<file path="flow/design.v">
`timescale 1ns / 10ps
`timescale 1ns / 1ps
`timescale 1ns / 10ps
module pipelined_4stage(clk, rst, imem_addr, imem_data, aluout);
input clk;										
input rst;
output [9:0] imem_addr;			 
input [32-1:0] imem_data;	 
output [32-1:0] aluout;
wire [32-1:0]inst_addr;
wire [32-1:0] inst_out;
wire [32-1:0] inst_in;
assign imem_addr = inst_addr[9:0];
assign inst_out = imem_data;
datapath_mux DP(
	.clk(clk),
	.rst(rst),
	.inst(inst_out),
	.WB_aluout(aluout)
);
PC1 pc(
	.clk(clk),
	.rst(rst),
	.currPC(inst_addr),
	.nextPC(inst_addr)
);
IF_ID_stage IIS(
	.clk(clk),
	.rst(rst), 
	.instout(inst_out), 
	.instin(inst_in)
);
endmodule
`timescale 1ns / 10ps
`timescale 1ns / 1ps
module datapath_mux (
	clk,
	rst,
	inst,
	WB_aluout
);
input		  clk;
input		  rst;
input  [32-1:0] inst;
output  [32-1:0] WB_aluout;
wire [32-1:0] inst_out;
wire [2:0]	aluop_in;
wire [2:0]	aluop_out;
wire alusrc_in;
wire alusrc_out;
wire regDST;
wire wen;
wire [32-1:0] rdata1_in;
wire [32-1:0] rdata2_in;
wire [32-1:0] rdata1_out;
wire [32-1:0] rdata2_out;
wire [32-1:0] wdata_out;
wire [5-1:0] waddr_out;
wire [32-1:0] aluout;
wire [5-1:0] WB_muxout;
wire [32-1:0]rdata2_imm=alusrc_out ? {16'b0,inst_out[15:0]} : rdata2_out; 
wire [5-1:0]waddr_regDST=regDST ? inst[15:11] : inst[20:16]; 
control CO (
    .inst_cntrl(inst[31:26]),
    .wen_cntrl(wen),
    .alusrc_cntrl(alusrc_in),
    .regdst_cntrl(regDST),
    .aluop_cntrl(aluop_in)
);
regfile RFO (
    .clk(clk),
    .rst(rst),
    .wen(wen),
    .raddr1(inst[25:21]),
    .raddr2(inst[20:16]),
    .waddr(WB_muxout),
    .wdata(WB_aluout),
    .rdata1(rdata1_in),
    .rdata2(rdata2_in)
);
ID_EXE_stage IXS(
    .clk(clk),  
    .rst(rst), 
    .aluop_in(aluop_in), 
    .alusrc_in(alusrc_in), 
    .rdata1_in(rdata1_in), 
    .rdata2_in(rdata2_in),
    .inst_in(inst),
    .wregdst_in(waddr_regDST),
    .aluop_out(aluop_out),
    .alusrc_out(alusrc_out), 
    .rdata1_out(rdata1_out), 
    .rdata2_out(rdata2_out), 
    .inst_out(inst_out),
    .wregdst_out(waddr_out)
);
alu ALU0 (
    .a(rdata1_out),
    .b(rdata2_imm),
    .op(aluop_out),
    .out(aluout)
);
EXE_WBstage EWS(
	.clk(clk),
	.rst(rst),
	.aluin(aluout),
	.aluout(WB_aluout),
	.muxin(waddr_out),
	.muxout(WB_muxout)	
);
endmodule  
`timescale 1ns / 10ps
module PC1(clk,rst,nextPC,currPC);
		 input clk,rst;		 
		 input [32 - 1:0]nextPC;		  
		 output reg [32 - 1:0]currPC;
always @(posedge clk)
  begin
    if(rst)
      begin
	currPC <= 0;
      end
    else
      begin
        currPC <= nextPC + 1;
      end
  end
endmodule	
`timescale 1ns / 10ps
module IF_ID_stage (
	clk,  rst, instout, instin
);
input clk, rst;
input [32 - 1:0]instout;
output reg [32 - 1:0]instin;
always @(posedge clk)
  begin
    if(rst)
      begin
	instin <= 0;
      end
    else
      begin
        instin <= instout;
      end
  end
endmodule
`timescale 1ns / 10ps
module ID_EXE_stage (
	clk,  rst, aluop_in, alusrc_in, rdata1_in, rdata2_in, inst_in, wregdst_in,
	aluop_out, alusrc_out, rdata1_out, rdata2_out, inst_out, wregdst_out
);
input clk, rst, alusrc_in;
input [2:0] aluop_in;
input [32-1:0] rdata1_in;
input [32-1:0] rdata2_in;
input [32-1:0] inst_in;
input [5-1:0] wregdst_in;
output reg alusrc_out;
output reg[2:0] aluop_out;
output reg [32-1:0] rdata1_out;
output reg [32-1:0] rdata2_out;
output reg [32-1:0] inst_out;
output reg [5-1:0] wregdst_out;
always @(posedge clk)
  begin
    if(rst)
      begin
	aluop_out <= 0; 
	alusrc_out <= 0; 
	rdata1_out <= 0; 
	rdata2_out <= 0; 
	inst_out <= 0;
	wregdst_out <= 0;
      end
    else
      begin
        aluop_out <= aluop_in; 
	alusrc_out <= alusrc_in; 
	rdata1_out <= rdata1_in; 
	rdata2_out <= rdata2_in; 
	inst_out <= inst_in;
	wregdst_out <= wregdst_in;
      end
  end
endmodule
`timescale 1ns / 10ps
module EXE_WBstage (
	clk,  rst, aluin, aluout,
	muxin, muxout             
);
input clk, rst;
input [32-1:0]aluin;
input [5-1:0]muxin;
output reg[5-1:0]muxout;
output reg [32-1:0]aluout;
always @(posedge clk)
  begin
    if(rst)
      begin
	aluout <= 0;
	muxout <= 0;
      end
    else
      begin
        aluout <= aluin;
	muxout <= muxin;
      end
  end
endmodule
`timescale 1ns / 10ps
module alu(
   a,    
   b,    
   op,    
   out    
   );
   input [32-1:0] a, b;
   input [2:0] op;
   output reg [32-1:0] out;
always @(a or b or op )
begin
   case(op)
       6'b000000: out = a+b;
       6'b000001: out = a - b;
       6'b000010: out = a & b;
       6'b000011:  out = a^b;
       6'b000100: out = a<=b;
       6'b000101: out = a*b;
       6'b000110: out = a+b;
default: out = 0;  
   endcase
end
endmodule
`timescale 1ns / 10ps
module control(
  input [5:0] inst_cntrl, 
  output reg wen_cntrl,
  output reg alusrc_cntrl,
  output reg regdst_cntrl,
  output reg [2:0] aluop_cntrl
  );
  always@(inst_cntrl)
  begin
    case(inst_cntrl)
			6'b000000: begin
					wen_cntrl=1;
					alusrc_cntrl=0;
					regdst_cntrl=1;
					aluop_cntrl=inst_cntrl[2:0];
			end
        6'b000001: begin
                wen_cntrl=1;
					 alusrc_cntrl=0;
					 regdst_cntrl=1;
                aluop_cntrl=inst_cntrl[2:0];
        end
        6'b000010: begin
                wen_cntrl=1;
					 alusrc_cntrl=0;
					 regdst_cntrl=1;
                aluop_cntrl=inst_cntrl[2:0];
        end
        6'b000011: begin
                wen_cntrl=1;
					 alusrc_cntrl=0;
					 regdst_cntrl=1;
                aluop_cntrl=inst_cntrl[2:0];
        end
        6'b000100: begin
                wen_cntrl=1;
					 alusrc_cntrl=0;
					 regdst_cntrl=1;
                aluop_cntrl=inst_cntrl[2:0];
        end
        6'b000101: begin
                wen_cntrl=1;
					 alusrc_cntrl=0;
					 regdst_cntrl=1;
                aluop_cntrl=inst_cntrl[2:0];
			end
		6'b000110: begin
                wen_cntrl=1;
					 alusrc_cntrl=1;
					 regdst_cntrl=0;
                aluop_cntrl=inst_cntrl[2:0];
        end
		default: begin
				wen_cntrl=1; 
				alusrc_cntrl=0;
				regdst_cntrl=1;
				aluop_cntrl=inst_cntrl[2:0];
		end	
    endcase
  end
endmodule
`timescale 1ns / 10ps
`timescale 1ns / 1ps
module regfile (
	clk,
	rst,
	wen,
	raddr1, 
	raddr2, 
	waddr, 
	wdata, 
	rdata1,
	rdata2
	);
	input clk;
	input rst;
	input wen;
	input [5-1:0] raddr1; 
	input [5-1:0] raddr2; 
	input [5-1:0] waddr; 
	input [32-1:0] wdata; 
	output [32-1:0] rdata1;
	output [32-1:0] rdata2;
	reg [32-1:0] regdata [0:32-1];
integer i;
	always@(posedge clk)
		begin
			if(rst)
				begin
					for (i=0; i<32; i=i+1)
					regdata[i] <=0;
					regdata[8] <=5; 
					regdata[3] <=2;
				end
			else
				regdata[waddr] <= (wen == 1) ? wdata : regdata[waddr]; 
		end
	assign rdata1 = ((wen) && (waddr == raddr1)) ? wdata : regdata[raddr1]; 
	assign rdata2 = ((wen) && (waddr == raddr2)) ? wdata : regdata[raddr2];
endmodule 
</file>
<file path="flow/run.sh">
#!/bin/bash
# the make line also repeats each setting of config.mk as NAME=value (left out here)
make -C /OpenROAD-flow-scripts/flow DESIGN_CONFIG=/design/flow/config.mk WORK_HOME=/design/flow/orfs CLKGATE_MAP_FILE= finish
</file>
<file path="flow/config.mk">
export PLATFORM = sky130hd
export DESIGN_NAME = pipelined_4stage
export DESIGN_NICKNAME = pipelined_4stage
export VERILOG_FILES = /design/flow/design.v
export SDC_FILE = /design/flow/constraint.sdc
export NUM_CORES = 4
export LEC_CHECK = 0
export CAP_MARGIN = 20
export CORE_MARGIN = 2
export CORE_UTILIZATION = 40
export SLEW_MARGIN = 20
</file>
<file path="flow/constraint.sdc">
create_clock -name core_clock -period 8.0 [get_ports {clk}]
set_input_delay 1.6000 -clock core_clock [delete_from_list [all_inputs] [get_ports {clk}]]
set_output_delay 1.6000 -clock core_clock [all_outputs]
set_load 0.01 [all_outputs]
</file>
==> results of run 1 <==
## what timing repair did
item / 4_1_cts / 5_1_grt
endpoints found under the setup margin: 4 / 10
pin swaps: 0 / 1
setup buffers: 0 / 3
resized: 2 / 19
## metal layers
layer  GRT usage (%)  wire [um]  share of wire [%]  vias to the layer above
met5               0         47              0.018                        -
met4            13.5      14800                5.6                        8
met3            4.86      26000                9.8                      681
met2            45.5     129000                 48                     3044
met1            34.8      95800                 36                    26600
li1                -          -                  -                    21300
## through the flow
step | instance area (um^2) | setup slack [ns] | cells | util (%)
global route | 84500 | -0.00390 | 8597 | 44.6
finish | 84500 | 0.313 | 8599 | 44.6
floorplan | 76100 | 0.129 | 6032 | -
global placement | 80400 | -0.00808 | 8368 | 42.4
CTS | 84400 | 0.0676 | 8590 | 44.5
detailed placement | 80500 | -0.0989 | 8369 | 42.4
## final cells by class
cell class | instances | area [um^2] | share of cell area, %
diodes | 6 | 15.0 | 0.0178
clock inverters | 68 | 654 | 0.774
repair buffers | 330 | 2890 | 3.42
flip-flops and latches | 1160 | 33500 | 39.6
inverters | 454 | 1700 | 2.02
clock buffers | 153 | 3290 | 3.90
multi-input cells | 3917 | 39300 | 46.5
well taps | 2511 | 3140 | 3.72
==> flow_metrics.py, run 1 <==
# Metrics from the implementation run
metrics = {
    "floorplan": {
        "rows": 160,
        "die_h_um": 440,
        "coreArea_um2": 190000,
        "io_pins": 76,
        "fp_util_pct": 40.1,
        "die_w_um": 440,
        "die_area_um2": 194000,
    },
    "synthesis": {
        "synth-seq-cells": 1160,
        "yosysCellCount": 6032,
        "simple_gate_share_pct": 11.7,
        "ys_sh_mux_pct": 20.3,
        "edf_count": 1024,
        "syn_avg_cell_area_um2": 12.6,
        "most_common_cell": "nor2_1",
        "yosys_area_um2": 76100,
        "netlist_instances": 6032,
        "xor_share_pct": 1.58,
        "ys_seq_share_pct": 44.0,
        "fp_nets": 6664,
        "flop_cell": "edfxtp_1",
        "synth_area_leader_cell": "edfxtp_1",
        "async_flop_share_pct": 0,
        "synthAdderAreaFrac_pct": 13.9,
        "synth_area_um2": 76100,
        "ys_types": 89,
        "yosys-top-cells-area": "edfxtp_1 40%, mux4_2 19%, fa_1 11%",
        "compound_area_share_pct": 3.72,
        "logic_family": "multiplexers",
        "yosys.area.top_type_share_pct": 40.4,
        "common_cells": "1210 x nor2_1, 1024 x edfxtp_1, 641 x mux4_2, 448 x inv_1, 410 x fa_1",
        "yosys_warnings": 7,
    },
    "setup_path": {
        "end_kind": "register",
        "cp_slowest_cell": "fa_1",
        "crit_fanout": 18,
        "reg2reg_to": "DP.EWS.aluout[29]$_SDFF_PP0_",
        "crit_cells": 26,
        "reg2reg_from": "DP.IXS.alusrc_out$_SDFF_PP0_",
        "crit_family": "adder cells",
        "crit_type": "register to register",
        "ff2ff_path_depth": 26,
        "slowest_delay_ns": 0.56,
        "required_ns": 8.61,
        "endpoint": "DP.EWS.aluout[29]$_SDFF_PP0_",
        "cp-start-kind": "register",
        "worst_path_most_repeated_cell": "fa_1",
        "critPathBufInv": 8,
        "arrival_ns": 8.30,
        "crit_start": "DP.IXS.alusrc_out$_SDFF_PP0_",
        "rrSetupSlack_ns": 0.31,
    },
    "power_and_ir_drop": {
        "p_comb_w": 0.00466,
        "power_leader": "sequential cells",
        "peakVddDrop_mv": 0.187,
        "power_leakage_nw": 31.2,
        "p_total_w": 0.0175,
        "clk-power_w": 0.00572,
        "seq_power_w": 0.00713,
        "swShare_pct": 31.8,
        "p_per_area_nw_per_um2": 207,
        "power.share.sequential_pct": 40.7,
        "combPwrFrac_pct": 26.6,
        "p_int_w": 0.0119,
        "switching_power_w": 0.00557,
        "clockPowerShare_pct": 32.7,
    },
    "clock_tree": {
        "cts_tree": "built",
        "clk_pin_slew_ns": 0.07,
        "h-tree-depth": 3,
        "max-clock-path-buffers": 3,
        "cts_buffers": 118,
        "cts_hold_buf": 0,
        "clk_latency_ns": 0.77,
        "clockRootBuffer": "clkbuf_16",
        "cts_sinks": 1160,
    },
    "flow_run": {
        "cap_violations": 0,
        "warnings": 51,
    },
    "routing": {
        "viasPerCell": 6.01,
        "wl_per_cell_um": 30.9,
        "drc_errors": 0,
        "antenna_left": 0,
        "num_vias": 51700,
        "routed_wl_mm": 265,
        "first_iter_violations": 6719,
        "firstDrtPassIters": 8,
    },
    "outcome": {
        "status": "timing/DRC/antenna clean",
    },
    "timing": {
        "worst_clock_skew_ns": 0.0484,
        "period_needed_ns": 7.69,
        "fin_crit_sh_pct": 96.1,
        "drv_slew": 0,
        "finalHoldViolCount": 0,
        "hold_ws_ns": 0.447,
        "setup_viol_count_final": 0,
        "setup_tns_ns": 0,
        "worst_slew_pin_slew_ns": 1.20,
        "max_slew_margin_pct": 19.9,
        "fmax_mhz": 130,
    },
    "worst_hold_path": {
        "whs_path_depth": 1,
        "holdCritPathClass": "register to register",
        "min_to": "DP.EWS.muxout[1]$_SDFF_PP0_",
        "hp-start": "DP.IXS.wregdst_out[1]$_SDFF_PP0_",
    },
    "global_routing": {
        "grt_use_total_pct": 27.4,
        "overflow": 0,
        "grt_pass1_vias": 53100,
        "grt_max_degree": 119,
        "grt_pass1_wl_mm": 380,
        "antenna_found_initial": 8,
    },
    "placement": {
        "port_buffers": 75,
        "dp_hpwl_mm": 171,
        "gp_congestion": 0.988,
    },
    "layout": {
        "num-fill-cells": 17100,
        "area_growth_pct": 11.1,
        "fin_nets": 6613,
    },
}
==> run 2: changes to the inputs <==
Settings changed: CAP_MARGIN 20 to 15, CORE_UTILIZATION 40 to 72, CTS_CLUSTER_SIZE from default to 44, PLACE_DENSITY_LB_ADDON from default to 0.0, SETUP_SLACK_MARGIN from default to 1.93.
Clock period 8.0 ns to 6.54 ns, I/O delays scaled along.
==> flow_metrics.py, run 2 <==
# Metrics from the implementation run
metrics = {
    "setup_path": {
        "slowest_delay_ns": 0.57,
        "required_ns": 7.16,
        "cp_slowest_cell": "fa_1",
        "critPathBufInv": 9,
        "rrSetupSlack_ns": -1.02,
        "arrival_ns": 8.18,
        "worst_path_most_repeated_cell": "fa_1",
        "crit_cells": 30,
        "cp-start-kind": "register",
        "crit_start": "DP.IXS.alusrc_out$_SDFF_PP0_",
        "crit_family": "adder cells",
        "ff2ff_path_depth": 30,
        "reg2reg_from": "DP.IXS.alusrc_out$_SDFF_PP0_",
        "end_kind": "register",
        "endpoint": "DP.EWS.aluout[26]$_SDFF_PP0_",
        "crit_fanout": 6,
        "reg2reg_to": "DP.EWS.aluout[26]$_SDFF_PP0_",
        "crit_type": "register to register",
    },
    "global_routing": {
        "grt_pass1_wl_mm": 391,
        "overflow": 0,
        "grt_max_degree": 100,
        "grt_use_total_pct": 50.6,
        "grt_pass1_vias": 60000,
        "antenna_found_initial": 13,
    },
    "power_and_ir_drop": {
        "swShare_pct": 32.8,
        "p_int_w": 0.0147,
        "peakVddDrop_mv": 0.317,
        "power.share.sequential_pct": 40.0,
        "clockPowerShare_pct": 30.1,
        "p_comb_w": 0.00654,
        "combPwrFrac_pct": 29.9,
        "clk-power_w": 0.00657,
        "power_leakage_nw": 32.0,
        "switching_power_w": 0.00715,
        "power_leader": "sequential cells",
        "p_per_area_nw_per_um2": 255,
        "seq_power_w": 0.00872,
    },
    "layout": {
        "num-fill-cells": 5363,
        "area_growth_pct": 12.4,
        "ff_latch_area_um2": 33500,
        "comb_area_um2": 40400,
        "instances_no_fill": 7655,
        "fin_nets": 6794,
        "final_area_um2": 85500,
    },
    "synthesis": {
        "most_common_cell": "nor2_1",
        "yosys.area.top_type_share_pct": 40.4,
        "netlist_instances": 6032,
        "synthAdderAreaFrac_pct": 13.9,
        "fp_nets": 6664,
        "yosys-top-cells-area": "edfxtp_1 40%, mux4_2 19%, fa_1 11%",
        "synth_area_um2": 76100,
        "synth_area_leader_cell": "edfxtp_1",
        "logic_family": "multiplexers",
        "simple_gate_share_pct": 11.7,
        "synth-seq-cells": 1160,
        "yosys_area_um2": 76100,
        "xor_share_pct": 1.58,
        "yosysCellCount": 6032,
        "syn_avg_cell_area_um2": 12.6,
        "edf_count": 1024,
        "async_flop_share_pct": 0,
        "ys_sh_mux_pct": 20.3,
        "yosys_warnings": 7,
        "ys_types": 89,
        "compound_area_share_pct": 3.72,
        "common_cells": "1210 x nor2_1, 1024 x edfxtp_1, 641 x mux4_2, 448 x inv_1, 410 x fa_1",
        "flop_cell": "edfxtp_1",
        "ys_seq_share_pct": 44.0,
    },
    "clock_tree": {
        "cts_sinks": 1160,
        "clockRootBuffer": "clkbuf_16",
        "h-tree-depth": 3,
        "cts_hold_buf": 0,
        "cts_tree": "built",
        "clk_latency_ns": 0.78,
        "cts_buffers": 115,
        "max-clock-path-buffers": 3,
        "clk_pin_slew_ns": 0.07,
    },
    "worst_hold_path": {
        "holdCritPathClass": "register to register",
        "whs_path_depth": 1,
        "min_to": "pc.currPC[0]$_SDFF_PP0_",
        "hp-start": "pc.currPC[0]$_SDFF_PP0_",
    },
    "timing": {
        "period_needed_ns": 7.56,
        "setup_viol_count_final": 21,
        "drv_slew": 0,
        "rsz0062_at_grt": "true",
        "fmax_mhz": 132,
        "max_slew_margin_pct": 18.4,
        "worst_slew_pin_slew_ns": 1.22,
        "fin_crit_sh_pct": 116,
        "finalHoldViolCount": 0,
        "setup_slack_ns": -1.02,
        "worst_clock_skew_ns": 0.0813,
    },
    "placement": {
        "gp_congestion": 0.988,
        "port_buffers": 75,
        "dp_hpwl_mm": 166,
        "placed_cell_area_um2": 80700,
        "dp.cells": 7405,
    },
    "routing": {
        "first_iter_violations": 9576,
        "antenna_left": 0,
        "viasPerCell": 7.44,
        "routed_wl_mm": 271,
        "num_vias": 56900,
        "firstDrtPassIters": 9,
        "wl_per_cell_um": 35.4,
        "drc_errors": 0,
    },
    "outcome": {
        "violations": "setup timing",
        "status": "failed layout checks",
    },
    "flow_run": {
        "cap_violations": 0,
        "warnings": 49,
    },
    "floorplan": {
        "die_area_um2": 108000,
        "die_h_um": 329,
        "io_pins": 76,
        "rows": 119,
        "die_w_um": 329,
        "coreArea_um2": 105000,
        "fp_util_pct": 72.4,
    },
}
[run 2: layout make-up]
cell class / count / share of cell area [%]
diodes: 6 / 0.0176
well taps: 1391 / 2.04
clock buffers: 158 / 3.62
flip-flops and latches: 1160 / 39.1
multi-input cells: 3917 / 47.2
clock inverters: 55 / 0.565
repair buffers: 513 / 5.41
inverters: 454 / 2.00
repair inverters: 1 / 0.00878
[run 2: metrics by stage]
step	total power, W	worst slack, ns	utilization (%)	setup TNS [ns]	hold WS (ns)
after detailed placement	0.0147	-0.979	76.8	-13.38	0.431
after global placement	0.0146	-0.913	76.8	-11.49	0.427
after CTS	0.0214	-0.833	81.0	-11.44	0.464
final	0.0218	-1.02	81.4	-16.21	0.461
after global routing	0.0223	-1.22	81.3	-19.80	0.478
after floorplan	0.0124	-0.817	-	-7.29	0.414
[run 2: metal layers]
metal	vias to the layer above	share of wire (%)	track usage, %
met2	5998	46	78.0
met1	27400	29	60.1
met4	16	9.0	34.6
li1	21600	-	-
met3	1837	16	18.4
met5	-	0.043	0.304
[run 2: what timing repair did]
action,CTS,global route
resized,139,53
cloned,2,0
setup endpoints to repair,27,28
pin swaps,56,34
buffers inserted,19,10
==> run 3: changes to the inputs <==
Settings changed: CAP_MARGIN 15 to 20, CELL_PAD_IN_SITES_DETAIL_PLACEMENT from default to 2, CELL_PAD_IN_SITES_GLOBAL_PLACEMENT from default to 2, CORE_UTILIZATION 72 to 50, CTS_CLUSTER_SIZE 44 to 17, GPL_ROUTABILITY_DRIVEN from default to 0, PLACE_DENSITY_LB_ADDON 0.0 to 0.18, SETUP_SLACK_MARGIN 1.93 to 0.96, SLEW_MARGIN 20 to 0, TNS_END_PERCENT from default to 80.
Clock period 6.54 ns to 5.5 ns, I/O delays scaled along.
==> flow_metrics.py, run 3 <==
# Metrics from the implementation run
metrics = {
    "outcome": {
        "status": "failed layout checks",
        "violations": "setup timing",
    },
    "synthesis": {
        "logic_family": "multiplexers",
        "edf_count": 1024,
        "flop_cell": "edfxtp_1",
        "async_flop_share_pct": 0,
        "yosys_warnings": 7,
        "fp_nets": 6664,
        "ys_types": 89,
        "yosysCellCount": 6032,
        "netlist_instances": 6032,
        "xor_share_pct": 1.58,
        "synth_area_leader_cell": "edfxtp_1",
        "yosys-top-cells-area": "edfxtp_1 40%, mux4_2 19%, fa_1 11%",
        "synth-seq-cells": 1160,
        "ys_sh_mux_pct": 20.3,
        "synthAdderAreaFrac_pct": 13.9,
        "syn_avg_cell_area_um2": 12.6,
        "ys_seq_share_pct": 44.0,
        "simple_gate_share_pct": 11.7,
        "compound_area_share_pct": 3.72,
        "most_common_cell": "nor2_1",
        "yosys_area_um2": 76100,
        "yosys.area.top_type_share_pct": 40.4,
        "common_cells": "1210 x nor2_1, 1024 x edfxtp_1, 641 x mux4_2, 448 x inv_1, 410 x fa_1",
        "synth_area_um2": 76100,
    },
    "setup_path": {
        "slowest_delay_ns": 0.58,
        "worst_path_most_repeated_cell": "fa_1",
        "crit_cells": 25,
        "crit_family": "adder cells",
        "reg2reg_to": "DP.EWS.aluout[29]$_SDFF_PP0_",
        "ff2ff_path_depth": 25,
        "crit_fanout": 13,
        "critPathBufInv": 7,
        "rrSetupSlack_ns": -2.59,
        "arrival_ns": 8.73,
        "cp-start-kind": "register",
        "cp_slowest_cell": "fa_1",
        "endpoint": "DP.EWS.aluout[29]$_SDFF_PP0_",
        "crit_start": "DP.IXS.alusrc_out$_SDFF_PP0_",
        "crit_type": "register to register",
        "end_kind": "register",
        "reg2reg_from": "DP.IXS.alusrc_out$_SDFF_PP0_",
        "required_ns": 6.14,
    },
    "routing": {
        "routed_wl_mm": 369,
        "viasPerCell": 7.23,
        "firstDrtPassIters": 6,
        "wl_per_cell_um": 44.1,
        "num_vias": 60500,
        "drc_errors": 0,
        "antenna_left": 0,
        "first_iter_violations": 8766,
    },
    "timing": {
        "hold_ws_ns": 0.456,
        "worst_slew_pin_slew_ns": 1.26,
        "rsz0062_at_grt": "true",
        "setup_viol_count_final": 25,
        "period_needed_ns": 8.09,
        "setup_slack_ns": -2.59,
        "worst_clock_skew_ns": 0.0333,
        "fin_crit_sh_pct": 147,
        "drv_slew": 0,
        "finalHoldViolCount": 0,
        "max_slew_margin_pct": 15.5,
        "fmax_mhz": 124,
    },
    "global_routing": {
        "overflow": 0,
        "grt_max_degree": 98,
        "grt_pass1_vias": 65700,
        "grt_pass1_wl_mm": 500,
        "grt_use_total_pct": 45.5,
        "antenna_found_initial": 19,
    },
    "power_and_ir_drop": {
        "power_leader": "sequential cells",
        "power.share.sequential_pct": 36.2,
        "swShare_pct": 34.7,
        "switching_power_w": 0.0100,
        "p_comb_w": 0.00905,
        "seq_power_w": 0.0104,
        "peakVddDrop_mv": 0.353,
        "p_per_area_nw_per_um2": 329,
        "power_leakage_nw": 32.7,
        "p_int_w": 0.0188,
        "combPwrFrac_pct": 31.4,
        "clockPowerShare_pct": 32.4,
        "clk-power_w": 0.00932,
    },
    "worst_hold_path": {
        "holdCritPathClass": "register to register",
        "whs_path_depth": 1,
        "min_to": "DP.EWS.muxout[2]$_SDFF_PP0_",
        "hp-start": "DP.IXS.wregdst_out[2]$_SDFF_PP0_",
    },
    "floorplan": {
        "die_area_um2": 155000,
        "die_w_um": 394,
        "coreArea_um2": 152000,
        "io_pins": 76,
        "die_h_um": 394,
        "fp_util_pct": 50.2,
        "rows": 143,
    },
    "placement": {
        "placed_cell_area_um2": 82000,
        "port_buffers": 75,
        "dp.cells": 8094,
        "dp_hpwl_mm": 220,
    },
    "clock_tree": {
        "cts_sinks": 1160,
        "max-clock-path-buffers": 3,
        "clk_latency_ns": 0.82,
        "cts_buffers": 130,
        "h-tree-depth": 4,
        "cts_hold_buf": 0,
        "cts_tree": "built",
        "clk_pin_slew_ns": 0.07,
        "clockRootBuffer": "clkbuf_16",
    },
    "flow_run": {
        "warnings": 47,
        "cap_violations": 0,
    },
    "layout": {
        "area_growth_pct": 15.0,
        "final_area_um2": 87500,
        "fin_nets": 6864,
        "instances_no_fill": 8367,
    },
}
## run 3: per-stage QoR
step | total power, W | setup TNS (ns) | worst slack (ns) | util, %
after floorplan | 0.0147 | -27.18 | -1.86 | -
after global placement | 0.0178 | -35.93 | -1.97 | 54.1
after detailed placement | 0.0183 | -43.60 | -2.31 | 54.1
after CTS | 0.0277 | -40.17 | -2.14 | 57.2
after global routing | 0.0292 | -52.03 | -2.69 | 57.7
final | 0.0288 | -49.50 | -2.59 | 57.7
## run 3: metal layers
layer	wire length, um	global-route usage [%]	share of wire (%)
met1	117000	52.8	32
met2	175000	73.9	47
met3	42200	11.7	11
met4	34900	32.4	9.5
met5	176	0	0.048
## run 3: final cells by class
type | instances | area [um^2]
antenna | 5 | 12.5
clock buffer | 163 | 3450
clock inverter | 69 | 785
fill | 13700 | 64100
inverter | 454 | 1720
multi-input combinational | 3917 | 40300
sequential | 1160 | 33500
tap | 2030 | 2540
timing repair buffer | 569 | 5240
## run 3: timing repair
item,CTS,global route
buffers inserted,8,26
pin swaps,37,94
gates cloned,0,2
endpoints found under the setup margin,28,28
resized,80,112
==> run 4: changes to the inputs <==
Settings changed: CAP_MARGIN 20 to 15, CELL_PAD_IN_SITES_DETAIL_PLACEMENT 2 to default, CELL_PAD_IN_SITES_GLOBAL_PLACEMENT 2 to default, CORE_UTILIZATION 50 to 70, CTS_CLUSTER_SIZE 17 to default, GPL_ROUTABILITY_DRIVEN 0 to default, PLACE_DENSITY_LB_ADDON 0.18 to default, SETUP_SLACK_MARGIN 0.96 to 1.1, SLEW_MARGIN 0 to 20, TNS_END_PERCENT 80 to default.
Clock period 5.5 ns to 6.54 ns, I/O delays scaled along.
==> flow_metrics.py, run 4 <==
# Metrics from the implementation run
metrics = {
    "synthesis": {
        "async_flop_share_pct": 0,
        "simple_gate_share_pct": 11.7,
        "ys_types": 89,
        "yosys_area_um2": 76100,
        "yosys.area.top_type_share_pct": 40.4,
        "synth-seq-cells": 1160,
        "syn_avg_cell_area_um2": 12.6,
        "fp_nets": 6664,
        "synth_area_leader_cell": "edfxtp_1",
        "flop_cell": "edfxtp_1",
        "synthAdderAreaFrac_pct": 13.9,
        "yosys_warnings": 7,
        "yosysCellCount": 6032,
        "synth_area_um2": 76100,
        "common_cells": "1210 x nor2_1, 1024 x edfxtp_1, 641 x mux4_2, 448 x inv_1, 410 x fa_1",
        "ys_seq_share_pct": 44.0,
        "xor_share_pct": 1.58,
        "ys_sh_mux_pct": 20.3,
        "netlist_instances": 6032,
        "yosys-top-cells-area": "edfxtp_1 40%, mux4_2 19%, fa_1 11%",
        "compound_area_share_pct": 3.72,
        "edf_count": 1024,
        "most_common_cell": "nor2_1",
        "logic_family": "multiplexers",
    },
    "timing": {
        "drv_slew": 0,
        "period_needed_ns": 7.43,
        "worst_slew_pin_slew_ns": 1.12,
        "worst_clock_skew_ns": 0.0980,
        "fin_crit_sh_pct": 114,
        "fmax_mhz": 135,
        "max_slew_margin_pct": 25.4,
        "setup_slack_ns": -0.887,
        "setup_viol_count_final": 21,
        "rsz0062_at_grt": "true",
        "finalHoldViolCount": 0,
        "setup_tns_ns": -14.37,
    },
    "global_routing": {
        "antenna_found_initial": 11,
        "overflow": 0,
        "grt_pass1_vias": 59100,
        "grt_pass1_wl_mm": 385,
        "grt_max_degree": 109,
        "grt_use_total_pct": 48.4,
    },
    "clock_tree": {
        "h-tree-depth": 3,
        "clockRootBuffer": "clkbuf_16",
        "cts_tree": "built",
        "cts_buffers": 116,
        "clk_pin_slew_ns": 0.06,
        "max-clock-path-buffers": 3,
        "clk_latency_ns": 0.79,
        "cts_hold_buf": 0,
        "cts_sinks": 1160,
    },
    "setup_path": {
        "reg2reg_to": "DP.EWS.aluout[29]$_SDFF_PP0_",
        "crit_cells": 26,
        "ff2ff_path_depth": 26,
        "arrival_ns": 7.97,
        "crit_fanout": 8,
        "endpoint": "DP.EWS.aluout[29]$_SDFF_PP0_",
        "crit_type": "register to register",
        "required_ns": 7.08,
        "end_kind": "register",
        "cp-start-kind": "register",
        "reg2reg_from": "DP.IXS.alusrc_out$_SDFF_PP0_",
        "cp_slowest_cell": "fa_1",
        "critPathBufInv": 7,
        "crit_family": "adder cells",
        "slowest_delay_ns": 0.54,
        "crit_start": "DP.IXS.alusrc_out$_SDFF_PP0_",
        "rrSetupSlack_ns": -0.89,
        "worst_path_most_repeated_cell": "fa_1",
    },
    "power_and_ir_drop": {
        "combPwrFrac_pct": 29.7,
        "p_comb_w": 0.00662,
        "swShare_pct": 32.5,
        "switching_power_w": 0.00723,
        "power_leakage_nw": 32.2,
        "seq_power_w": 0.00870,
        "clockPowerShare_pct": 31.2,
        "power.share.sequential_pct": 39.1,
        "p_int_w": 0.0150,
        "p_per_area_nw_per_um2": 260,
        "power_leader": "sequential cells",
        "clk-power_w": 0.00695,
        "peakVddDrop_mv": 0.397,
    },
    "floorplan": {
        "io_pins": 76,
        "die_h_um": 334,
        "rows": 120,
        "die_w_um": 334,
        "die_area_um2": 111000,
        "fp_util_pct": 70.8,
        "coreArea_um2": 108000,
    },
    "routing": {
        "viasPerCell": 7.28,
        "wl_per_cell_um": 34.6,
        "antenna_left": 0,
        "drc_errors": 0,
        "num_vias": 55800,
        "routed_wl_mm": 265,
        "first_iter_violations": 8587,
        "firstDrtPassIters": 6,
    },
    "worst_hold_path": {
        "hp-start": "DP.IXS.wregdst_out[2]$_SDFF_PP0_",
        "whs_path_depth": 1,
        "min_to": "DP.EWS.muxout[2]$_SDFF_PP0_",
        "holdCritPathClass": "register to register",
    },
    "outcome": {
        "status": "failed layout checks",
        "violations": "setup timing",
    },
    "placement": {
        "dp_hpwl_mm": 164,
        "port_buffers": 75,
        "dp.cells": 7409,
        "gp_congestion": 0.993,
    },
    "flow_run": {
        "warnings": 59,
        "cap_violations": 0,
    },
    "layout": {
        "instances_no_fill": 7666,
        "finalCoreUtilization_pct": 79.8,
        "fin_nets": 6789,
        "num-fill-cells": 5709,
        "area_growth_pct": 12.8,
    },
}
==> run 4: cell type report <==
| type | count | area [um^2] | area share (%) |
|---|---|---|---|
| diodes | 6 | 15.0 | 0.0175 |
| clock buffers | 139 | 3050 | 3.55 |
| clock inverters | 79 | 812 | 0.946 |
| inverters | 454 | 1720 | 2.00 |
| multi-input cells | 3917 | 40300 | 47.0 |
| flip-flops and latches | 1160 | 33500 | 39.0 |
| well taps | 1403 | 1760 | 2.05 |
| repair buffers | 508 | 4700 | 5.47 |
==> run 4: through the flow <==
| stage | setup WS [ns] | hold slack (ns) | total power (W) | instance area, um^2 |
|---|---|---|---|---|
| floorplan | -0.817 | 0.414 | 0.0124 | 76400 |
| global placement | -0.957 | 0.425 | 0.0146 | 80700 |
| detailed placement | -0.990 | 0.430 | 0.0147 | 80700 |
| CTS | -0.905 | 0.458 | 0.0217 | 85100 |
| global route | -1.07 | 0.468 | 0.0228 | 85800 |
| finish | -0.887 | 0.459 | 0.0223 | 85800 |
==> run 4: timing repair <==
item	in CTS	in global routing
pin swaps	41	111
gates cloned	1	2
setup endpoints to repair	25	25
gates resized	88	107
buffers inserted	14	16
==> run 4: routing by layer <==
metal	part of all wire, %	up-vias	global-route usage [%]
met2	46	5404	74.6
met5	0.046	-	0
met4	8.6	20	33.8
met1	30	27200	58.0
li1	-	21600	-
met3	15	1545	16.2
==> run 5: changes to the inputs <==
Settings changed: ABC_AREA from default to 0, CAP_MARGIN 15 to 20, CELL_PAD_IN_SITES_DETAIL_PLACEMENT from default to 0, CORE_ASPECT_RATIO from default to 0.79, CORE_MARGIN 2 to 8, CORE_UTILIZATION 70 to 33, GPL_ROUTABILITY_DRIVEN from default to 1, GPL_TIMING_DRIVEN from default to 1, MAX_ROUTING_LAYER from default to met4, PLACE_DENSITY from default to 0.46, SETUP_SLACK_MARGIN 1.1 to default, SLEW_MARGIN 20 to 30, TNS_END_PERCENT from default to 100.
Clock period 6.54 ns to 10.6 ns, I/O delays scaled along.
==> flow_metrics.py, run 5 <==
# Metrics from the implementation run
metrics = {
    "timing": {
        "setup_tns_ns": 0,
        "fin_crit_sh_pct": 86.3,
        "fmax_mhz": 109,
        "finalHoldViolCount": 0,
        "hold_ws_ns": 0.456,
        "period_needed_ns": 9.15,
        "max_slew_margin_pct": 26.5,
        "drv_slew": 0,
        "worst_clock_skew_ns": 0.0312,
        "worst_slew_pin_slew_ns": 1.10,
        "setup_viol_count_final": 0,
        "rsz0062_at_grt": "false",
    },
    "power_and_ir_drop": {
        "p_comb_w": 0.00352,
        "power_leader": "sequential cells",
        "seq_power_w": 0.00538,
        "switching_power_w": 0.00431,
        "p_per_area_nw_per_um2": 157,
        "p_int_w": 0.00893,
        "combPwrFrac_pct": 26.6,
        "clk-power_w": 0.00434,
        "power_leakage_nw": 30.7,
        "power.share.sequential_pct": 40.6,
        "swShare_pct": 32.6,
        "p_total_w": 0.0132,
        "peakVddDrop_mv": 0.132,
        "clockPowerShare_pct": 32.8,
    },
    "setup_path": {
        "worst_path_most_repeated_cell": "fa_1",
        "rrSetupSlack_ns": 1.45,
        "end_kind": "register",
        "reg2reg_from": "DP.IXS.alusrc_out$_SDFF_PP0_",
        "ff2ff_path_depth": 26,
        "crit_cells": 26,
        "arrival_ns": 9.84,
        "slowest_delay_ns": 0.83,
        "crit_type": "register to register",
        "crit_family": "adder cells",
        "crit_start": "DP.IXS.alusrc_out$_SDFF_PP0_",
        "required_ns": 11.30,
        "critPathBufInv": 5,
        "endpoint": "DP.EWS.aluout[31]$_SDFF_PP0_",
        "cp_slowest_cell": "clkinv_1",
        "crit_fanout": 24,
        "cp-start-kind": "register",
        "reg2reg_to": "DP.EWS.aluout[31]$_SDFF_PP0_",
    },
    "synthesis": {
        "edf_count": 1024,
        "synthAdderAreaFrac_pct": 13.9,
        "logic_family": "multiplexers",
        "ys_seq_share_pct": 44.0,
        "compound_area_share_pct": 3.72,
        "synth_area_leader_cell": "edfxtp_1",
        "xor_share_pct": 1.58,
        "fp_nets": 6664,
        "netlist_instances": 6032,
        "ys_sh_mux_pct": 20.3,
        "syn_avg_cell_area_um2": 12.6,
        "async_flop_share_pct": 0,
        "yosys-top-cells-area": "edfxtp_1 40%, mux4_2 19%, fa_1 11%",
        "yosysCellCount": 6032,
        "common_cells": "1210 x nor2_1, 1024 x edfxtp_1, 641 x mux4_2, 448 x inv_1, 410 x fa_1",
        "flop_cell": "edfxtp_1",
        "yosys_area_um2": 76100,
        "ys_types": 89,
        "synth-seq-cells": 1160,
        "yosys_warnings": 7,
        "synth_area_um2": 76100,
        "most_common_cell": "nor2_1",
        "simple_gate_share_pct": 11.7,
        "yosys.area.top_type_share_pct": 40.4,
    },
    "global_routing": {
        "grt_use_total_pct": 24.5,
        "antenna_found_initial": 12,
        "grt_pass1_vias": 51800,
        "overflow": 0,
        "grt_pass1_wl_mm": 418,
        "grt_max_degree": 102,
    },
    "clock_tree": {
        "cts_resized": 0,
        "clk_pin_slew_ns": 0.07,
        "cts_tree": "built",
        "cts_hold_buf": 0,
        "h-tree-depth": 3,
        "cts_sinks": 1160,
        "cts_buffers": 118,
        "clockRootBuffer": "clkbuf_16",
        "cts_setup_buffers": 0,
        "max-clock-path-buffers": 3,
        "clk_latency_ns": 0.78,
    },
    "placement": {
        "gp_congestion": 0.909,
        "port_buffers": 75,
        "dp_hpwl_mm": 190,
    },
    "routing": {
        "routed_wl_mm": 299,
        "drc_errors": 0,
        "antenna_left": 0,
        "wl_per_cell_um": 32.9,
        "wl_met3_mm": 28.9,
        "num_vias": 52200,
        "dr_wl_met2_mm": 129,
        "viasPerCell": 5.74,
        "top_layer": "met4",
        "drt-met1-wl_mm": 131,
        "firstDrtPassIters": 7,
        "first_iter_violations": 6841,
    },
    "worst_hold_path": {
        "holdCritPathClass": "register to register",
        "hp-start": "DP.IXS.wregdst_out[1]$_SDFF_PP0_",
        "whs_path_depth": 1,
        "min_to": "DP.EWS.muxout[1]$_SDFF_PP0_",
    },
    "floorplan": {
        "io_pins": 76,
        "coreArea_um2": 229000,
        "die_h_um": 443,
        "fp_util_pct": 33.2,
        "rows": 156,
        "die_w_um": 556,
        "die_area_um2": 246000,
    },
    "outcome": {
        "status": "timing/DRC/antenna clean",
    },
    "layout": {
        "finalCoreUtilization_pct": 36.9,
        "fin_nets": 6531,
        "area_growth_pct": 10.9,
        "num-fill-cells": 22100,
    },
    "flow_run": {
        "cap_violations": 0,
        "warnings": 46,
    },
}
run 5: cell type report:
cell class                 count  area, um^2  share of cell area [%]
sequential                  1160       33500                    39.7
antenna                        4        10.0                  0.0119
timing repair buffer         248        2150                    2.54
tap                         3081        3850                    4.57
multi-input combinational   3917       39300                    46.6
clock inverter                62         652                   0.773
inverter                     454        1700                    2.02
clock buffer                 162        3240                    3.84
run 5: stage by stage:
step / area [um^2] / std cells / worst slack [ns]
5_1_grt: 84400 / 9086 / 1.09
3_3_place_gp: 80400 / 8856 / 1.87
6_report: 84400 / 9088 / 1.45
4_1_cts: 84300 / 9082 / 1.89
3_5_place_dp: 80400 / 8858 / 1.98
2_1_floorplan: 76100 / 6032 / 2.73
run 5: layer usage:
| layer | track usage (%) | up-vias |
|---|---|---|
| met5 | - | - |
| met4 | 6.51 | 0 |
| met3 | 5.11 | 433 |
| met2 | 35.1 | 2655 |
| met1 | 35.2 | 27900 |
| li1 | - | 21100 |
==> run 6: changes to the inputs <==
Settings changed: ABC_AREA 0 to default, CELL_PAD_IN_SITES_DETAIL_PLACEMENT 0 to default, CORE_ASPECT_RATIO 0.79 to default, CORE_MARGIN 8 to 2, CORE_UTILIZATION 33 to 25, GPL_ROUTABILITY_DRIVEN 1 to default, GPL_TIMING_DRIVEN 1 to default, MAX_ROUTING_LAYER met4 to default, PLACE_DENSITY 0.46 to default, SLEW_MARGIN 30 to 20, TNS_END_PERCENT 100 to default.
Clock period 10.6 ns to 10.8 ns, I/O delays scaled along.
==> flow_metrics.py, run 6 <==
# Metrics from the implementation run
metrics = {
    "floorplan": {
        "coreArea_um2": 303000,
        "die_area_um2": 309000,
        "io_pins": 76,
        "die_h_um": 556,
        "rows": 202,
        "fp_util_pct": 25.1,
        "die_w_um": 556,
    },
    "worst_hold_path": {
        "min_to": "DP.EWS.muxout[3]$_SDFF_PP0_",
        "whs_path_depth": 1,
        "holdCritPathClass": "register to register",
        "hp-start": "DP.IXS.wregdst_out[3]$_SDFF_PP0_",
    },
    "placement": {
        "placed_cell_area_um2": 81300,
        "pre_cts_slack_ns": 2.11,
        "port_buffers": 75,
        "gp_congestion": 0.899,
        "dp_hpwl_mm": 165,
    },
    "timing": {
        "setup_viol_count_final": 0,
        "max_slew_margin_pct": 18.8,
        "worst_slew_pin_slew_ns": 1.21,
        "rsz0062_at_grt": "false",
        "worst_clock_skew_ns": 0.0368,
        "setup_tns_ns": 0,
        "fmax_mhz": 113,
        "setup_slack_ns": 1.96,
        "fin_crit_sh_pct": 81.8,
        "period_needed_ns": 8.84,
        "finalHoldViolCount": 0,
        "drv_slew": 0,
    },
    "setup_path": {
        "cp-start-kind": "register",
        "critPathBufInv": 4,
        "ff2ff_path_depth": 25,
        "slowest_delay_ns": 0.64,
        "crit_fanout": 25,
        "rrSetupSlack_ns": 1.96,
        "crit_start": "DP.IXS.alusrc_out$_SDFF_PP0_",
        "worst_path_most_repeated_cell": "fa_1",
        "arrival_ns": 9.54,
        "crit_family": "adder cells",
        "required_ns": 11.50,
        "end_kind": "register",
        "reg2reg_to": "DP.EWS.aluout[28]$_SDFF_PP0_",
        "reg2reg_from": "DP.IXS.alusrc_out$_SDFF_PP0_",
        "endpoint": "DP.EWS.aluout[28]$_SDFF_PP0_",
        "crit_cells": 25,
        "crit_type": "register to register",
        "cp_slowest_cell": "nor4bb_1",
    },
    "synthesis": {
        "most_common_cell": "nor2_1",
        "yosysCellCount": 6032,
        "simple_gate_share_pct": 11.7,
        "compound_area_share_pct": 3.72,
        "fp_nets": 6664,
        "ys_types": 89,
        "syn_avg_cell_area_um2": 12.6,
        "yosys_warnings": 7,
        "logic_family": "multiplexers",
        "yosys_area_um2": 76100,
        "xor_share_pct": 1.58,
        "synth_area_leader_cell": "edfxtp_1",
        "flop_cell": "edfxtp_1",
        "synth-seq-cells": 1160,
        "ys_seq_share_pct": 44.0,
        "common_cells": "1210 x nor2_1, 1024 x edfxtp_1, 641 x mux4_2, 448 x inv_1, 410 x fa_1",
        "synth_area_um2": 76100,
        "yosys-top-cells-area": "edfxtp_1 40%, mux4_2 19%, fa_1 11%",
        "synthAdderAreaFrac_pct": 13.9,
        "netlist_instances": 6032,
        "async_flop_share_pct": 0,
        "yosys.area.top_type_share_pct": 40.4,
        "edf_count": 1024,
        "ys_sh_mux_pct": 20.3,
    },
    "clock_tree": {
        "cts_tree": "built",
        "cts_sinks": 1160,
        "clockRootBuffer": "clkbuf_16",
        "cts_resized": 0,
        "cts_hold_buf": 0,
        "cts_buffers": 117,
        "cts_setup_buffers": 0,
        "h-tree-depth": 3,
        "max-clock-path-buffers": 3,
        "clk_latency_ns": 0.77,
        "clk_pin_slew_ns": 0.07,
    },
    "routing": {
        "antenna_left": 0,
        "drc_errors": 0,
        "routed_wl_mm": 264,
        "first_iter_violations": 6288,
        "wl_per_cell_um": 26.5,
        "num_vias": 51300,
        "viasPerCell": 5.16,
        "firstDrtPassIters": 5,
    },
    "layout": {
        "num-fill-cells": 30800,
        "fin_nets": 6503,
        "area_growth_pct": 12.1,
        "final_area_um2": 85300,
    },
    "outcome": {
        "status": "timing/DRC/antenna clean",
    },
    "power_and_ir_drop": {
        "p_int_w": 0.00884,
        "power_leakage_nw": 30.5,
        "p_comb_w": 0.00326,
        "power_leader": "sequential cells",
        "peakVddDrop_mv": 0.139,
        "p_per_area_nw_per_um2": 150,
        "clk-power_w": 0.00432,
        "seq_power_w": 0.00526,
        "switching_power_w": 0.00399,
        "power.share.sequential_pct": 41.0,
        "clockPowerShare_pct": 33.7,
        "swShare_pct": 31.1,
        "combPwrFrac_pct": 25.4,
    },
    "flow_run": {
        "warnings": 54,
        "cap_violations": 0,
    },
    "global_routing": {
        "antenna_found_initial": 7,
        "grt_use_total_pct": 16.9,
        "overflow": 0,
        "grt_max_degree": 124,
        "grt_pass1_vias": 54000,
        "grt_pass1_wl_mm": 380,
    },
}
run 6: final cells by class:
cell class	instances	area, um^2	area share [%]
Tap cell	3978	4980	5.83
Sequential cell	1160	33500	39.2
Timing Repair Buffer	221	1910	2.23
Clock buffer	161	3260	3.82
Multi-Input combinational cell	3917	39300	46.0
Antenna cell	1	2.50	0.00293
Inverter	454	1700	2.00
Clock inverter	55	723	0.848
run 6: per-layer routing:
| layer | track usage (%) | wire length [um] |
|---|---|---|
| met1 | 20.1 | 93800 |
| met2 | 29.1 | 131000 |
| met3 | 3.11 | 24100 |
| met4 | 8.32 | 14700 |
| met5 | 0 | 18 |
run 6: through the flow:
step	instances	total power [W]	hold slack (ns)	utilization (%)
6_report	9947	0.0128	0.451	28.2
5_1_grt	9946	0.0133	0.465	28.2
4_1_cts	9946	0.0129	0.450	28.2
3_5_place_dp	9730	0.00856	0.424	26.9
3_3_place_gp	9730	0.00853	0.425	26.9
2_1_floorplan	6032	0.00742	0.414	-
==> run 7: changes to the inputs <==
Settings changed: ABC_AREA from default to 0, CELL_PAD_IN_SITES_DETAIL_PLACEMENT from default to 0, CORE_ASPECT_RATIO from default to 0.79, CORE_UTILIZATION 25 to 53, GPL_ROUTABILITY_DRIVEN from default to 1, GPL_TIMING_DRIVEN from default to 1, MAX_ROUTING_LAYER from default to met4, PLACE_DENSITY from default to 0.46, SETUP_SLACK_MARGIN from default to 2.95, SLEW_MARGIN 20 to 30, TNS_END_PERCENT from default to 100.
Clock period 10.8 ns to 10.6 ns, I/O delays scaled along.
==> flow_metrics.py, run 7 <==
# Metrics from the implementation run
metrics = {
    "outcome": {
        "status": "timing/DRC/antenna clean",
    },
    "synthesis": {
        "yosys_area_um2": 76100,
        "fp_nets": 6664,
        "common_cells": "1210 x nor2_1, 1024 x edfxtp_1, 641 x mux4_2, 448 x inv_1, 410 x fa_1",
        "xor_share_pct": 1.58,
        "logic_family": "multiplexers",
        "async_flop_share_pct": 0,
        "yosys_warnings": 7,
        "ys_types": 89,
        "yosysCellCount": 6032,
        "flop_cell": "edfxtp_1",
        "synth_area_leader_cell": "edfxtp_1",
        "yosys-top-cells-area": "edfxtp_1 40%, mux4_2 19%, fa_1 11%",
        "ys_seq_share_pct": 44.0,
        "ys_sh_mux_pct": 20.3,
        "yosys.area.top_type_share_pct": 40.4,
        "most_common_cell": "nor2_1",
        "synthAdderAreaFrac_pct": 13.9,
        "netlist_instances": 6032,
        "simple_gate_share_pct": 11.7,
        "edf_count": 1024,
        "compound_area_share_pct": 3.72,
        "synth-seq-cells": 1160,
        "synth_area_um2": 76100,
        "syn_avg_cell_area_um2": 12.6,
    },
    "power_and_ir_drop": {
        "p_total_w": 0.0135,
        "seq_power_w": 0.00538,
        "clk-power_w": 0.00432,
        "peakVddDrop_mv": 0.150,
        "clockPowerShare_pct": 32.1,
        "swShare_pct": 32.3,
        "combPwrFrac_pct": 28.1,
        "switching_power_w": 0.00435,
        "power_leader": "sequential cells",
        "p_per_area_nw_per_um2": 160,
        "power.share.sequential_pct": 39.9,
        "power_leakage_nw": 31.1,
        "p_int_w": 0.00913,
        "p_comb_w": 0.00378,
    },
    "global_routing": {
        "overflow": 0,
        "grt_pass1_wl_mm": 384,
        "grt_max_degree": 125,
        "antenna_found_initial": 11,
        "grt_pass1_vias": 51400,
        "grt_use_total_pct": 38.4,
    },
    "setup_path": {
        "required_ns": 11.24,
        "cp_slowest_cell": "fa_1",
        "end_kind": "register",
        "crit_type": "register to register",
        "arrival_ns": 8.33,
        "critPathBufInv": 7,
        "crit_fanout": 11,
        "reg2reg_to": "DP.EWS.aluout[29]$_SDFF_PP0_",
        "cp-start-kind": "register",
        "crit_cells": 25,
        "endpoint": "DP.EWS.aluout[29]$_SDFF_PP0_",
        "worst_path_most_repeated_cell": "fa_1",
        "rrSetupSlack_ns": 2.90,
        "ff2ff_path_depth": 25,
        "reg2reg_from": "DP.IXS.alusrc_out$_SDFF_PP0_",
        "crit_start": "DP.IXS.alusrc_out$_SDFF_PP0_",
        "crit_family": "adder cells",
        "slowest_delay_ns": 0.60,
    },
    "clock_tree": {
        "clk_pin_slew_ns": 0.07,
        "h-tree-depth": 3,
        "cts_sinks": 1160,
        "max-clock-path-buffers": 3,
        "cts_tree": "built",
        "clockRootBuffer": "clkbuf_16",
        "cts_buffers": 117,
        "cts_hold_buf": 0,
        "clk_latency_ns": 0.77,
    },
    "floorplan": {
        "rows": 123,
        "io_pins": 76,
        "coreArea_um2": 143000,
        "fp_util_pct": 53.4,
        "die_area_um2": 147000,
        "die_w_um": 430,
        "die_h_um": 341,
    },
    "routing": {
        "first_iter_violations": 7161,
        "antenna_left": 0,
        "wl_per_cell_um": 34.3,
        "routed_wl_mm": 273,
        "num_vias": 52300,
        "drc_errors": 0,
        "viasPerCell": 6.57,
        "firstDrtPassIters": 6,
    },
    "timing": {
        "rsz0062_at_grt": "true",
        "setup_tns_ns": 0,
        "fin_crit_sh_pct": 72.6,
        "drv_slew": 0,
        "setup_viol_count_final": 0,
        "worst_clock_skew_ns": 0.0408,
        "max_slew_margin_pct": 28.8,
        "period_needed_ns": 7.70,
        "hold_ws_ns": 0.443,
        "fmax_mhz": 130,
        "worst_slew_pin_slew_ns": 1.07,
        "finalHoldViolCount": 0,
    },
    "placement": {
        "port_buffers": 75,
        "gp_congestion": 1.00,
        "dp_hpwl_mm": 170,
    },
    "layout": {
        "fin_nets": 6616,
        "area_growth_pct": 10.8,
    },
    "worst_hold_path": {
        "holdCritPathClass": "register to register",
        "hp-start": "DP.IXS.wregdst_out[1]$_SDFF_PP0_",
        "min_to": "DP.EWS.muxout[1]$_SDFF_PP0_",
        "whs_path_depth": 1,
    },
    "flow_run": {
        "cap_violations": 0,
        "warnings": 55,
    },
}
-- run 7: cell type report --
class	count	area (um^2)
Sequential cell	1160	33500
Timing Repair Buffer	329	2980
Antenna cell	6	15.0
Clock buffer	149	3200
Inverter	454	1760
Clock inverter	69	689
Timing Repair inverter	3	21.3
Fill cell	11600	58200
Tap cell	1875	2350
Multi-Input combinational cell	3919	39800
-- run 7: repair_timing --
item,in CTS,in global routing
setup buffers,44,35
gates resized,87,91
pin swaps,24,46
gates cloned,3,6
setup endpoints to repair,17,15
-- run 7: layer usage --
| layer | part of all wire, % | global-route usage, % |
|---|---|---|
| met1 | 41 | 56.1 |
| met2 | 43 | 53.4 |
| met3 | 13 | 10.6 |
| met4 | 3.1 | 9.82 |
| met5 | 0 | - |
-- run 7: per-stage QoR --
step                      std cells  setup WS (ns)  utilization, %  instance area, um^2
final                          7964           2.90            59.2                84300
after global routing           7963           2.71            59.2                84300
after CTS                      7917           2.93            58.6                83500
after detailed placement       7652           1.81            55.4                78900
after global placement         7651           1.94            55.3                78900
after floorplan                6032           2.95               -                76100
==> run 8: changes to the inputs <==
Settings changed: ABC_AREA 0 to default, CELL_PAD_IN_SITES_DETAIL_PLACEMENT 0 to default, CORE_ASPECT_RATIO 0.79 to default, CORE_UTILIZATION 53 to 68, CTS_CLUSTER_SIZE from default to 97, GPL_ROUTABILITY_DRIVEN 1 to default, GPL_TIMING_DRIVEN 1 to default, MAX_ROUTING_LAYER met4 to default, PLACE_DENSITY 0.46 to default, SETUP_SLACK_MARGIN 2.95 to default, SLEW_MARGIN 30 to 20, TNS_END_PERCENT 100 to default.
Clock period 10.6 ns to 5.47 ns, I/O delays scaled along.
==> flow_metrics.py, run 8 <==
# Metrics from the implementation run
metrics = {
    "setup_path": {
        "crit_family": "adder cells",
        "arrival_ns": 8.27,
        "crit_cells": 29,
        "end_kind": "register",
        "cp_slowest_cell": "fa_1",
        "endpoint": "DP.EWS.aluout[26]$_SDFF_PP0_",
        "reg2reg_from": "DP.IXS.alusrc_out$_SDFF_PP0_",
        "ff2ff_path_depth": 29,
        "crit_start": "DP.IXS.alusrc_out$_SDFF_PP0_",
        "cp-start-kind": "register",
        "crit_fanout": 8,
        "critPathBufInv": 8,
        "crit_type": "register to register",
        "rrSetupSlack_ns": -2.20,
        "slowest_delay_ns": 0.58,
        "reg2reg_to": "DP.EWS.aluout[26]$_SDFF_PP0_",
        "required_ns": 6.07,
        "worst_path_most_repeated_cell": "fa_1",
    },
    "placement": {
        "placed_cell_area_um2": 81200,
        "dp_hpwl_mm": 165,
        "port_buffers": 75,
        "gp_congestion": 0.979,
    },
    "layout": {
        "num-fill-cells": 6661,
        "final_area_um2": 86100,
        "fin_nets": 6855,
        "area_growth_pct": 13.1,
    },
    "worst_hold_path": {
        "min_to": "DP.EWS.muxout[3]$_SDFF_PP0_",
        "holdCritPathClass": "register to register",
        "hp-start": "DP.IXS.wregdst_out[3]$_SDFF_PP0_",
        "whs_path_depth": 1,
    },
    "clock_tree": {
        "cts_hold_buf": 0,
        "h-tree-depth": 3,
        "clockRootBuffer": "clkbuf_16",
        "clk_latency_ns": 0.76,
        "cts_buffers": 116,
        "cts_sinks": 1160,
        "cts_tree": "built",
        "max-clock-path-buffers": 3,
        "clk_pin_slew_ns": 0.07,
    },
    "routing": {
        "viasPerCell": 7.00,
        "drc_errors": 0,
        "antenna_left": 0,
        "routed_wl_mm": 254,
        "firstDrtPassIters": 8,
        "first_iter_violations": 8304,
        "num_vias": 54700,
        "wl_per_cell_um": 32.5,
    },
    "timing": {
        "max_slew_margin_pct": 15.5,
        "setup_viol_count_final": 25,
        "rsz0062_at_grt": "true",
        "worst_clock_skew_ns": 0.0996,
        "hold_ws_ns": 0.431,
        "finalHoldViolCount": 0,
        "period_needed_ns": 7.67,
        "fin_crit_sh_pct": 140,
        "worst_slew_pin_slew_ns": 1.26,
        "setup_slack_ns": -2.20,
        "fmax_mhz": 130,
        "drv_slew": 0,
    },
    "power_and_ir_drop": {
        "swShare_pct": 32.3,
        "power_leader": "sequential cells",
        "peakVddDrop_mv": 0.348,
        "seq_power_w": 0.0104,
        "power_leakage_nw": 32.5,
        "clockPowerShare_pct": 30.1,
        "p_int_w": 0.0179,
        "switching_power_w": 0.00853,
        "combPwrFrac_pct": 30.5,
        "p_per_area_nw_per_um2": 307,
        "clk-power_w": 0.00794,
        "power.share.sequential_pct": 39.4,
        "p_comb_w": 0.00806,
    },
    "synthesis": {
        "logic_family": "multiplexers",
        "common_cells": "1210 x nor2_1, 1024 x edfxtp_1, 641 x mux4_2, 448 x inv_1, 410 x fa_1",
        "synth_area_leader_cell": "edfxtp_1",
        "most_common_cell": "nor2_1",
        "synth-seq-cells": 1160,
        "ys_types": 89,
        "yosys.area.top_type_share_pct": 40.4,
        "edf_count": 1024,
        "simple_gate_share_pct": 11.7,
        "yosys_warnings": 7,
        "yosys-top-cells-area": "edfxtp_1 40%, mux4_2 19%, fa_1 11%",
        "netlist_instances": 6032,
        "flop_cell": "edfxtp_1",
        "syn_avg_cell_area_um2": 12.6,
        "compound_area_share_pct": 3.72,
        "synth_area_um2": 76100,
        "async_flop_share_pct": 0,
        "synthAdderAreaFrac_pct": 13.9,
        "xor_share_pct": 1.58,
        "fp_nets": 6664,
        "yosys_area_um2": 76100,
        "ys_sh_mux_pct": 20.3,
        "yosysCellCount": 6032,
        "ys_seq_share_pct": 44.0,
    },
    "floorplan": {
        "die_w_um": 339,
        "die_h_um": 339,
        "die_area_um2": 115000,
        "rows": 122,
        "fp_util_pct": 68.7,
        "coreArea_um2": 111000,
        "io_pins": 76,
    },
    "global_routing": {
        "grt_max_degree": 95,
        "antenna_found_initial": 13,
        "grt_pass1_vias": 57200,
        "grt_use_total_pct": 44.6,
        "grt_pass1_wl_mm": 370,
        "overflow": 0,
    },
    "outcome": {
        "status": "failed layout checks",
        "violations": "setup timing",
    },
    "flow_run": {
        "warnings": 50,
        "cap_violations": 0,
    },
}
==> run 8: layout make-up <==
cell class | instances | area [um^2] | share of cell area (%)
diodes | 6 | 15.0 | 0.0174
clock buffers | 141 | 3070 | 3.57
clock inverters | 72 | 626 | 0.727
inverters | 454 | 1710 | 1.99
multi-input cells | 3917 | 40300 | 46.8
flip-flops and latches | 1160 | 33500 | 38.9
well taps | 1488 | 1860 | 2.16
repair buffers | 573 | 5060 | 5.88
repair inverters | 1 | 7.51 | 0.00872
==> run 8: routing by layer <==
| layer | part of all wire, % | track usage, % | vias up |
|---|---|---|---|
| met5 | 0.12 | 0.667 | - |
| met2 | 47 | 71.0 | 4691 |
| li1 | - | - | 21800 |
| met1 | 31 | 55.7 | 27000 |
| met3 | 14 | 12.4 | 1145 |
| met4 | 7.1 | 25.2 | 20 |
==> run 8: repair_timing <==
item,in CTS,in global routing
gates resized,85,99
endpoints found under the setup margin,25,25
pin swaps,42,67
cloned,0,1
buffers inserted,19,25
==> run 8: metrics by stage <==
stage	std cells	utilization [%]	power (W)	worst slack [ns]	TNS [ns]
floorplan	6032	-	0.0148	-1.89	-27.87
global placement	7552	73.2	0.0176	-2.03	-36.37
detailed placement	7554	73.2	0.0178	-2.11	-38.56
CTS	7782	77.0	0.0258	-1.93	-35.52
global route	7806	77.7	0.0272	-2.34	-42.87
finish	7812	77.7	0.0264	-2.20	-39.38
==> run 9: changes to the inputs <==
Settings changed: CORE_UTILIZATION 68 to 40, CTS_CLUSTER_SIZE 97 to default.
Clock period 5.47 ns to 7.79 ns, I/O delays scaled along.
==> flow_metrics.py, run 9 <==
# Metrics from the implementation run
metrics = {
    "clock_tree": {
        "clk_latency_ns": 0.76,
        "cts_sinks": 1160,
        "cts_buffers": 120,
        "cts_tree": "built",
        "h-tree-depth": 3,
        "clk_pin_slew_ns": 0.07,
        "max-clock-path-buffers": 3,
        "clockRootBuffer": "clkbuf_16",
    },
    "floorplan": {
        "die_area_um2": 194000,
        "die_w_um": 440,
        "rows": 160,
        "coreArea_um2": 190000,
        "io_pins": 76,
        "die_h_um": 440,
        "fp_util_pct": 40.1,
    },
    "synthesis": {
        "simple_gate_share_pct": 11.7,
        "yosys_area_um2": 76100,
        "edf_count": 1024,
        "most_common_cell": "nor2_1",
        "yosys.area.top_type_share_pct": 40.4,
        "synth_area_leader_cell": "edfxtp_1",
        "flop_cell": "edfxtp_1",
        "fp_nets": 6664,
        "netlist_instances": 6032,
        "xor_share_pct": 1.58,
        "logic_family": "multiplexers",
        "synth_area_um2": 76100,
        "synth-seq-cells": 1160,
        "yosys_warnings": 7,
        "compound_area_share_pct": 3.72,
        "async_flop_share_pct": 0,
        "synthAdderAreaFrac_pct": 13.9,
        "ys_sh_mux_pct": 20.3,
        "yosys-top-cells-area": "edfxtp_1 40%, mux4_2 19%, fa_1 11%",
        "yosysCellCount": 6032,
        "ys_types": 89,
        "syn_avg_cell_area_um2": 12.6,
        "ys_seq_share_pct": 44.0,
        "common_cells": "1210 x nor2_1, 1024 x edfxtp_1, 641 x mux4_2, 448 x inv_1, 410 x fa_1",
    },
    "placement": {
        "pre_cts_slack_ns": 0.0811,
        "dp.cells": 8392,
        "gp_congestion": 0.972,
        "dp_hpwl_mm": 171,
        "port_buffers": 75,
    },
    "timing": {
        "setup_slack_ns": 0.221,
        "setup_viol_count_final": 0,
        "drv_slew": 0,
        "hold_ws_ns": 0.450,
        "period_needed_ns": 7.57,
        "worst_clock_skew_ns": 0.0396,
        "fmax_mhz": 132,
        "rsz0062_at_grt": "true",
        "max_slew_margin_pct": 24.9,
        "fin_crit_sh_pct": 97.2,
        "finalHoldViolCount": 0,
        "worst_slew_pin_slew_ns": 1.13,
    },
    "power_and_ir_drop": {
        "clk-power_w": 0.00593,
        "clockPowerShare_pct": 32.6,
        "swShare_pct": 31.6,
        "power.share.sequential_pct": 40.3,
        "switching_power_w": 0.00574,
        "p_per_area_nw_per_um2": 214,
        "power_leakage_nw": 31.4,
        "seq_power_w": 0.00732,
        "p_int_w": 0.0124,
        "peakVddDrop_mv": 0.182,
        "combPwrFrac_pct": 27.1,
        "p_comb_w": 0.00493,
        "power_leader": "sequential cells",
    },
    "layout": {
        "instances_no_fill": 8625,
        "area_growth_pct": 11.7,
        "ff_latch_area_um2": 33500,
        "finalCoreUtilization_pct": 44.8,
        "comb_area_um2": 39400,
        "fin_nets": 6639,
        "num-fill-cells": 17200,
    },
    "routing": {
        "num_vias": 51700,
        "wl_per_cell_um": 30.5,
        "drc_errors": 0,
        "first_iter_violations": 6494,
        "viasPerCell": 6.00,
        "antenna_left": 0,
        "routed_wl_mm": 263,
        "firstDrtPassIters": 5,
    },
    "global_routing": {
        "grt_pass1_vias": 53500,
        "grt_use_total_pct": 27.3,
        "grt_pass1_wl_mm": 379,
        "overflow": 0,
        "grt_max_degree": 78,
        "antenna_found_initial": 6,
    },
    "setup_path": {
        "crit_cells": 28,
        "cp-start-kind": "register",
        "arrival_ns": 8.17,
        "end_kind": "register",
        "rrSetupSlack_ns": 0.22,
        "endpoint": "DP.EWS.aluout[19]$_SDFF_PP0_",
        "cp_slowest_cell": "fa_1",
        "crit_start": "DP.IXS.alusrc_out$_SDFF_PP0_",
        "crit_fanout": 9,
        "reg2reg_from": "DP.IXS.alusrc_out$_SDFF_PP0_",
        "slowest_delay_ns": 0.54,
        "ff2ff_path_depth": 28,
        "reg2reg_to": "DP.EWS.aluout[19]$_SDFF_PP0_",
        "critPathBufInv": 7,
        "worst_path_most_repeated_cell": "fa_1",
        "crit_family": "adder cells",
        "crit_type": "register to register",
        "required_ns": 8.39,
    },
    "worst_hold_path": {
        "whs_path_depth": 1,
        "hp-start": "DP.IXS.wregdst_out[3]$_SDFF_PP0_",
        "holdCritPathClass": "register to register",
        "min_to": "DP.EWS.muxout[3]$_SDFF_PP0_",
    },
    "outcome": {
        "status": "timing/DRC/antenna clean",
    },
    "flow_run": {
        "cap_violations": 0,
        "warnings": 46,
    },
}
run 9: through the flow:
stage | power [W] | instance area (um^2) | setup TNS (ns)
2_1_floorplan | 0.0103 | 76100 | 0
3_3_place_gp | 0.0122 | 80700 | 0
3_5_place_dp | 0.0122 | 80700 | 0
4_1_cts | 0.0181 | 84700 | 0
5_1_grt | 0.0188 | 85000 | -0.0390
6_report | 0.0182 | 85000 | 0
run 9: timing repair:
item / CTS / global route
buffers inserted: 0 / 3
endpoints found under the setup margin: 0 / 12
resized: 0 / 44
hold buffers: 0 / 0
endpoints found under the hold margin: 0 / 0
run 9: cell type report:
class	instances	area share, %
diodes	4	0.0118
clock buffers	160	4.06
clock inverters	65	0.654
inverters	454	2.01
multi-input cells	3917	46.4
flip-flops and latches	1160	39.4
well taps	2511	3.70
repair buffers	354	3.76
run 9: per-layer routing:
layer	track usage (%)	part of all wire, %
met1	35.1	37
met2	44.5	48
met3	5.20	10
met4	13.3	5.4
met5	0	0.014
Power figures rest on the tool's default switching activity, not on a simulated workload.
